Setup of run 1:
## softmax_4
module softmax_4 (
    input wire clk,
    input wire reset,
    input wire start,
    input wire [15:0] in0, in1, in2, in3,     
    output reg [7:0] out0, out1, out2, out3, 
    output reg done
);
    parameter IDLE = 2'd0, EXP = 2'd1, DIVIDE = 2'd2, DONE = 2'd3;
    reg [1:0] state;
    reg [15:0] exp0, exp1, exp2, exp3;
    wire [17:0] sum_exp;
    reg [7:0] result0, result1, result2, result3;
    always @(posedge clk or posedge reset) begin
        if (reset)
            state <= IDLE;
        else begin
            case (state)
                IDLE:    state <= (start) ? EXP : IDLE;
                EXP:     state <= DIVIDE;
                DIVIDE:  state <= DONE;
                DONE:    state <= IDLE;
                default: state <= IDLE;
            endcase
        end
    end
    wire [31:0] x_sq0, x_sq1, x_sq2, x_sq3;
    assign x_sq0 = in0 * in0;
    assign x_sq1 = in1 * in1;
    assign x_sq2 = in2 * in2;
    assign x_sq3 = in3 * in3;
    assign sum_exp = exp0 + exp1 + exp2 + exp3;
  ...
For scale: roughly 12000 cells after synthesis, roughly 100 I/O pins.
clock: 60.0 ns
lec_check: 0
cap_margin: 20
core_aspect_ratio: 0.5
core_margin: 2
core_utilization: 25
cts_cluster_diameter: 372
cts_cluster_size: 98
slew_margin: 20
tns_end_percent: 20
run.sh (not shown) runs the stock make flow with config.mk's settings and CLKGATE_MAP_FILE=.
diff inputs: run 1 => run 2
- CORE_UTILIZATION now 66, was 25
- SLEW_MARGIN now 5, was 20
- CORE_ASPECT_RATIO no longer set, was 0.5
- CAP_MARGIN now 40, was 20
- CORE_MARGIN now 10, was 2
[summary]
- Largest incremental delay on the critical path (lower): run 1
- On number of tap cells inserted: between run 2 and run 1, it ends up higher for run 1.
- Between run 1 and run 2, the number of multi-input logic gates does not differ in any meaningful way.
- Looking at layout net count across run 2 and run 1, the one that comes out higher is run 1.
- ~same fraction of area in registers in run 2 and run 1
- [compare] base=run 1 new=run 2: number of antenna violations at the first check in global routing shrank by 21, critical path data required time now smaller, setup slack -710 ps, design area shrank by about 4.5%.
- In run 2 relative to run 1, first-pass GRT wire length had gone down by a few percent.
> inputs changed (run 2 -> run 3)
- removing CTS_CLUSTER_DIAMETER (formerly 372)
- changing CORE_UTILIZATION from 66 to 70
- changing CORE_MARGIN from 10 to 2
- changing CAP_MARGIN from 40 to 20
- removing TNS_END_PERCENT (formerly 20)
- removing CTS_CLUSTER_SIZE (formerly 98)
- changing SLEW_MARGIN from 5 to 20
- changing the clock period (ns, I/O delays scaled along) from 60.0 to 46.3
==> results <==
- Tool error DPL-0033 stopped run 3 during clock tree synthesis; no final results.
- The die height in run 3 is 0.933 times that in run 2.
- | initial core utilization | run 3 vs run 2 | 4.0 points higher |
- Re number of cells in the design after placement: run 2 was lower than run 3.
- Run 2 → run 3: core area went down by 5.7%; placement-stage cell area went up by about 22%; post-synth area from yosys stat was more or less identical.
Inputs modified between run 3 and run 4:
- CORE_UTILIZATION now 63, was 70
Results
Run 4 did not make it past global routing, where a tool error ended it. The number of top-level pins of run 4 and that of run 3 are within noise of each other. Basic-gate share of the synthesized area counting and, or, nand and nor cells: run 4 vs run 3 identical. Chip area sits higher in run 4 than in run 3. Number of placed instances, taps included in run 4 is about 1.4% above run 3.

========
The RTL this note starts from:
==> flow/design.v <==
module softmax_4 (
    input wire clk,
    input wire reset,
    input wire start,
    input wire [15:0] in0, in1, in2, in3,     
    output reg [7:0] out0, out1, out2, out3, 
    output reg done
);
    parameter IDLE = 2'd0, EXP = 2'd1, DIVIDE = 2'd2, DONE = 2'd3;
    reg [1:0] state;
    reg [15:0] exp0, exp1, exp2, exp3;
    wire [17:0] sum_exp;
    reg [7:0] result0, result1, result2, result3;
    always @(posedge clk or posedge reset) begin
        if (reset)
            state <= IDLE;
        else begin
            case (state)
                IDLE:    state <= (start) ? EXP : IDLE;
                EXP:     state <= DIVIDE;
                DIVIDE:  state <= DONE;
                DONE:    state <= IDLE;
                default: state <= IDLE;
            endcase
        end
    end
    wire [31:0] x_sq0, x_sq1, x_sq2, x_sq3;
    assign x_sq0 = in0 * in0;
    assign x_sq1 = in1 * in1;
    assign x_sq2 = in2 * in2;
    assign x_sq3 = in3 * in3;
    assign sum_exp = exp0 + exp1 + exp2 + exp3;
    always @(posedge clk) begin
        if (reset) begin
            exp0 <= 0; exp1 <= 0; exp2 <= 0; exp3 <= 0;
            done <= 0;
        end else begin
            case (state)
                EXP: begin
                    exp0 <= 16'd256 + in0 + (x_sq0 >> 9);
                    exp1 <= 16'd256 + in1 + (x_sq1 >> 9);
                    exp2 <= 16'd256 + in2 + (x_sq2 >> 9);
                    exp3 <= 16'd256 + in3 + (x_sq3 >> 9);
                end
                DIVIDE: begin
                    if (sum_exp != 0) begin
                        result0 <= ({8'd0, exp0} * 24'd255) / sum_exp;
                        result1 <= ({8'd0, exp1} * 24'd255) / sum_exp;
                        result2 <= ({8'd0, exp2} * 24'd255) / sum_exp;
                        result3 <= ({8'd0, exp3} * 24'd255) / sum_exp;
                    end else begin
                        result0 <= 0;
                        result1 <= 0;
                        result2 <= 0;
                        result3 <= 0;
                    end
                end
                DONE: begin
                    out0 <= result0;
                    out1 <= result1;
                    out2 <= result2;
                    out3 <= result3;
                    done <= 1;
                end
                default: begin
                    done <= 0;
                end
            endcase
        end
    end
endmodule
export LEC_CHECK = 0
export ABC_AREA = 1
export CAP_MARGIN = 20
export CORE_MARGIN = 2
export CORE_UTILIZATION = 72
export CTS_CLUSTER_DIAMETER = 238
export CTS_CLUSTER_SIZE = 100
export PLACE_DENSITY = 0.4
export SLEW_MARGIN = 20
create_clock -name core_clock -period 27.5 [get_ports {clk}]
The starting point did not get past detailed placement.
Rerun with:
- ABC_AREA: 1 -> unset
- CORE_UTILIZATION: 72 -> 40
- CTS_CLUSTER_DIAMETER: 238 -> unset
- CTS_CLUSTER_SIZE: 100 -> unset
- PLACE_DENSITY: 0.4 -> unset
- clock period: 27.5 -> 60.0 ns (I/O delays scaled with it)
Effect:
- The changed run finished with timing, DRC and antenna clean
- die area increases by 76%
- synthesized cell count decreases by 15%
- area after synthesis decreases by 1.8%
Rerun with:
- CORE_UTILIZATION: 40 -> 57
- clock period: 60.0 -> 49.1 ns (I/O delays scaled with it)
=> This time the run reached the layout checks and failed them: negative setup slack; hold slack improved by 0.012 ns; fmax increases by a few percent; routed wire length went up by about a fifth; utilization rises by 37 points.
Rerun with:
- ABC_AREA: unset -> 1
- CTS_CLUSTER_DIAMETER: unset -> 351
- CTS_CLUSTER_SIZE: unset -> 98
- clock period: 49.1 -> 32.2 ns (I/O delays scaled with it)
This time the run finished with max-capacitance violations, max-slew violations, negative setup slack left. Routed wire length rises by 6.2%. Worst setup slack gets worse by 25 ns. Area after synthesis rises by 1.8%. Core utilization rises by 3.9 points. Cell count rises by 16%.

========
Setup of build 49:
// softmax_4: RTL as listed in full above, without the edits since
make LEC_CHECK=0 CAP_MARGIN=25 CELL_PAD_IN_SITES_GLOBAL_PLACEMENT=1 CORE_ASPECT_RATIO=0.5 CORE_MARGIN=4 CORE_UTILIZATION=57 CTS_CLUSTER_DIAMETER=397 CTS_CLUSTER_SIZE=100 GPL_TIMING_DRIVEN=1 MAX_ROUTING_LAYER=met4 MIN_ROUTING_LAYER=met1 PLACE_DENSITY_LB_ADDON=0.24 SLEW_MARGIN=5 TNS_END_PERCENT=10 finish   # period 73.5 ns
Build 49 ended with every stage complete and zero timing, DRC or antenna violations.
Setup changes, build 49 to build 46
Settings: TNS_END_PERCENT changed from 10 to 5; GPL_TIMING_DRIVEN changed from 1 to 0; CORE_MARGIN changed from 4 to 3; ABC_AREA newly set to 0; CTS_CLUSTER_SIZE removed (was 100); CAP_MARGIN changed from 25 to 40; CORE_UTILIZATION changed from 57 to 36; CTS_CLUSTER_DIAMETER removed (was 397); CORE_ASPECT_RATIO changed from 0.5 to 0.54; MIN_ROUTING_LAYER changed from met1 to met2; the clock period (ns, I/O delays scaled along) changed from 73.5 to 97.2.
### Flow results
- In summary, build 46 completed successfully, with a layout that passed the timing, design-rule and antenna checks.
- Worst hold slack: build 46 < build 49
- When the final numbers for build 49 and build 46 were put side by side, the count of inserted antenna diode cells turned out to be smaller in build 49.
- Summary of build 46 over build 49: worst-case setup margin in the final layout up 5.63 ns.
- | cell count of the worst reg-to-reg path | build 46 vs build 49 | 9.9% higher |
- In build 46, share of the clock period used by the worst path is lower than in build 49.
- Delta(highest clock rate, build 46 - build 49) < 0
- Compared with build 49, build 46 shows a higher layout buffer count excluding clock buffers.
diff inputs: build 46 => build 21
Settings: MAX_ROUTING_LAYER removed (was met4); CELL_PAD_IN_SITES_GLOBAL_PLACEMENT removed (was 1); GPL_TIMING_DRIVEN removed (was 0); SLEW_MARGIN changed from 5 to 20; TNS_END_PERCENT removed (was 5); CORE_MARGIN changed from 3 to 2; ABC_AREA removed (was 0); CORE_ASPECT_RATIO removed (was 0.54); CORE_UTILIZATION changed from 36 to 57; MIN_ROUTING_LAYER removed (was met2); PLACE_DENSITY_LB_ADDON removed (was 0.24); CAP_MARGIN changed from 40 to 20; the clock period (ns, I/O delays scaled along) changed from 97.2 to 48.8.
==> results <==
- Build 21: all stages done; final checks FAILED (setup timing).
- From build 21 to build 46, yosys stat cell total did not move at all.
- Compared to build 46, build 21 shows a narrower setup margin.
- Higher required arrival time at the worst endpoint was reported by build 46, not build 21.
- Build 21 — clock buffer count 9 lower, build 46 as reference
- Build 21 against build 46: die area dropped about 37%; total wire length decreased 54 mm.
#### Input delta (build 82 over build 21)
Settings: CTS_CLUSTER_SIZE now 98, previously not set; CORE_UTILIZATION now 72, was 57; ABC_AREA now 1, previously not set; the clock period (ns, I/O delays scaled along) now 56.0, was 48.8.
[summary]
Build 82: aborted in global routing (tool error). On CTS sink count, build 82 and build 21 are neck and neck. On post-synthesis sequential area ratio, build 82 and build 21 are basically level. Relative to build 21, complex-gate fraction of the synthesized area has decreased by 6.7 points in build 82. From build 21 to build 82 the numbers moved as follows: instance tally after logic synthesis went up by 18%; area fraction in full adders, half adders and majority gates went down by 0.75 points; core area went down by 20%. Simple-gate portion of the synthesized area (lower): build 21. Taking build 21 as the reference, in build 82 floorplan-stage core utilization increased by 15 points relative to the old numbers; number of register bits inferred by synthesis closely matched the old numbers; floorplan row count decreased by 16 relative to the old numbers. NOTE: die extent in x in build 82 falls short of that of build 21.
Setup changes, build 82 to build 90
Settings: ABC_AREA: 1 -> unset; CORE_UTILIZATION: 72 -> 58; CTS_CLUSTER_SIZE: 98 -> unset.
Results
Build 90 completed; timing, DRC and antenna clean
Compared with build 82, post-synthesis cell count from yosys in build 90 decreased by more than 10%.
Area fraction in full adders, half adders and majority gates came out higher on build 90 than on build 82.
Between build 82 and build 90, the flow reports number of nets produced by synthesis decreasing by more than 10%.
Build 90 vs build 82 — chip area estimate from yosys synthesis dropped 1.8%.
Height of the die: build 90 > build 82
Die area of build 90 exceeds that of build 82 by more than 10%.
#### Input delta (build 38 over build 90)
Settings: an added CTS_CLUSTER_SIZE of 98; an added ABC_AREA of 1; an added CTS_CLUSTER_DIAMETER of 351; an added PLACE_DENSITY of 0.42; a change of CORE_UTILIZATION from 58 to 72.
### Flow results
Against build 90, build 38 reports a chip area line of the yosys report that is higher. Per the comparison of build 38 with build 90, placed wire-length estimate after detailed placement lower, total die area lower, minimum setup slack after placement lower, number of standard cells reported by yosys higher. Among build 90 and build 38, the run that stopped before the end is build 38, and it is the only one. Build 38 did not finish: a tool error stopped it during global routing. Relative to build 90, instance count of the mapped netlist has increased by 2237 in build 38. Going from build 90 to build 38, multiplexer share of the synthesized area dropped 5.3 points, post-cts repair resize count climbed 233, floorplan core area dropped 31000 um2. Measured against each other, build 90 and build 38 differ in post-synthesis share of cell area spent on and-or and or-and gates, the lower figure coming from build 38. Cmp build 38 vs build 90: total instance count after detailed placement higher in build 38.

========
== v6 ==
// softmax_4: RTL as listed in full above, without the edits since
==> flow/config.mk <==
export PLATFORM = sky130hd
export DESIGN_NAME = softmax_4
export DESIGN_NICKNAME = softmax_4
export VERILOG_FILES = /design/flow/design.v
export SDC_FILE = /design/flow/constraint.sdc
export NUM_CORES = 4
export LEC_CHECK = 0
export CAP_MARGIN = 20
export CORE_MARGIN = 2
export CORE_UTILIZATION = 40
export CTS_CLUSTER_DIAMETER = 223
export CTS_CLUSTER_SIZE = 98
export PLACE_DENSITY_LB_ADDON = 0.06
export SLEW_MARGIN = 40
export TNS_END_PERCENT = 20
==> flow/constraint.sdc <==
create_clock -name core_clock -period 60.0 [get_ports {clk}]
set_input_delay 12.0000 -clock core_clock [delete_from_list [all_inputs] [get_ports {clk}]]
set_output_delay 12.0000 -clock core_clock [all_outputs]
set_load 0.01 [all_outputs]
Setup changes, v6 to v7
==> flow/config.mk <==
export PLATFORM = sky130hd
export DESIGN_NAME = softmax_4
export DESIGN_NICKNAME = softmax_4
export VERILOG_FILES = /design/flow/design.v
export SDC_FILE = /design/flow/constraint.sdc
export NUM_CORES = 4
export LEC_CHECK = 0
export CAP_MARGIN = 35
export CELL_PAD_IN_SITES_GLOBAL_PLACEMENT = 2
export CORE_MARGIN = 2
export CORE_UTILIZATION = 40
export CTS_CLUSTER_DIAMETER = 372
export CTS_CLUSTER_SIZE = 98
export PLACE_DENSITY = 0.95
export SLEW_MARGIN = 5
export TNS_END_PERCENT = 20
--- outcome ---
Depth of the most critical reg-to-reg path: v7 lower than v6. The number of cells on the critical path number comes out higher for v6 vs v7. Summary — worst setup slack, v7 relative to v6: higher, by 0.20 ns. Compared with v6, v7 shows a lower clock-pin slew of the registers on the worst-case setup and hold paths. v7 -> v6: met3 track demand over resource in global routing flat. v7 reports a lower final critical delay including setup and external delays than v6 does. Between v6 and v7, the logic area does not differ in any meaningful way.

========
Setup of build 63:
Starts from the design.v that is shown in full above.
Settings: LEC_CHECK=0, CAP_MARGIN=25, CELL_PAD_IN_SITES_GLOBAL_PLACEMENT=1, CORE_ASPECT_RATIO=1.8, CORE_MARGIN=2, CORE_UTILIZATION=63, GPL_TIMING_DRIVEN=1, MAX_ROUTING_LAYER=met4, MIN_ROUTING_LAYER=met1, PLACE_DENSITY=0.36, SLEW_MARGIN=30; clock period 53.5 ns.
Build 63: flow complete, layout not clean; failing: negative setup slack
Input-level comparison between build 3 and build 63:
Settings: a change of CORE_UTILIZATION from 63 to 52; a change of SLEW_MARGIN from 30 to 20; a deleted PLACE_DENSITY that had been 0.36; a deleted GPL_TIMING_DRIVEN that had been 1; a deleted CELL_PAD_IN_SITES_GLOBAL_PLACEMENT that had been 1; a deleted MIN_ROUTING_LAYER that had been met1; a change of CAP_MARGIN from 25 to 20; a deleted MAX_ROUTING_LAYER that had been met4; a deleted CORE_ASPECT_RATIO that had been 1.8; a change of the clock period (ns, I/O delays scaled along) from 53.5 to 55.4.
## What came out
- Build 3 finished every step from synthesis to the final layout, and the layout passed the timing, design-rule and antenna checks.
- Per the comparison of build 3 with build 63, final cell utilization of the core now sits lower; combined area of the multi-input logic cells now sits at about the same level; period utilization now sits lower; biggest cell delay along the critical path now sits lower.
## Diff of input files: build 98 against build 3
Settings: changing CORE_UTILIZATION from 52 to 59; setting ABC_AREA to 1 for the first time; changing the clock period (ns, I/O delays scaled along) from 55.4 to 45.8.
[summary]
- The flow ended early for build 98: it failed with a tool error in 5_1_grt.
- Build 3 -> build 98: cell count after synthesis increased by more than 10%
- Changes observed in build 98 relative to build 3: weighted congestion at the end of routability-driven global placement did not really move; distinct cell type count of the synthesized netlist fell by about 27%; area of the synthesized netlist per yosys stat increased 1800 um2.
- Against build 3, build 98 comes in 821 higher on number of post-CTS setup repair buffers.
- Summary: with build 3 as the reference, synthesized area in build 98 moved up slightly.
- Delta (build 98 minus build 3): fraction of synthesized cell area in xor and xnor cells rose by 2.2 points, y dimension of the die shrank by 23 um, core footprint now smaller.
- Width of the die (build 98 vs. build 3) decreases by a few percent
- The cell area after placement reported for build 98 is greater than that of build 3 by 14%.
Here is what was changed in the inputs of build 41 compared with build 98.
Settings: CORE_UTILIZATION changed from 59 to 40; ABC_AREA removed (was 1); the clock period (ns, I/O delays scaled along) changed from 45.8 to 57.9.
[summary]
- Build 41 did not stop at any stage, and its layout met the timing, design-rule and antenna checks.
- Number of distinct library cells after synthesis ended up 33 higher on build 41 than on build 98.
- Build 41 vs build 98: total die area up
- The run showing the greater mean instance size in the synthesized netlist is build 41.
- The gate count of the mapped netlist in build 41 was lower than what build 98 gave.
- Post-placement cell count came out lower on build 41 than on build 98.
- Number of post-CTS setup repair buffers (lower): build 41
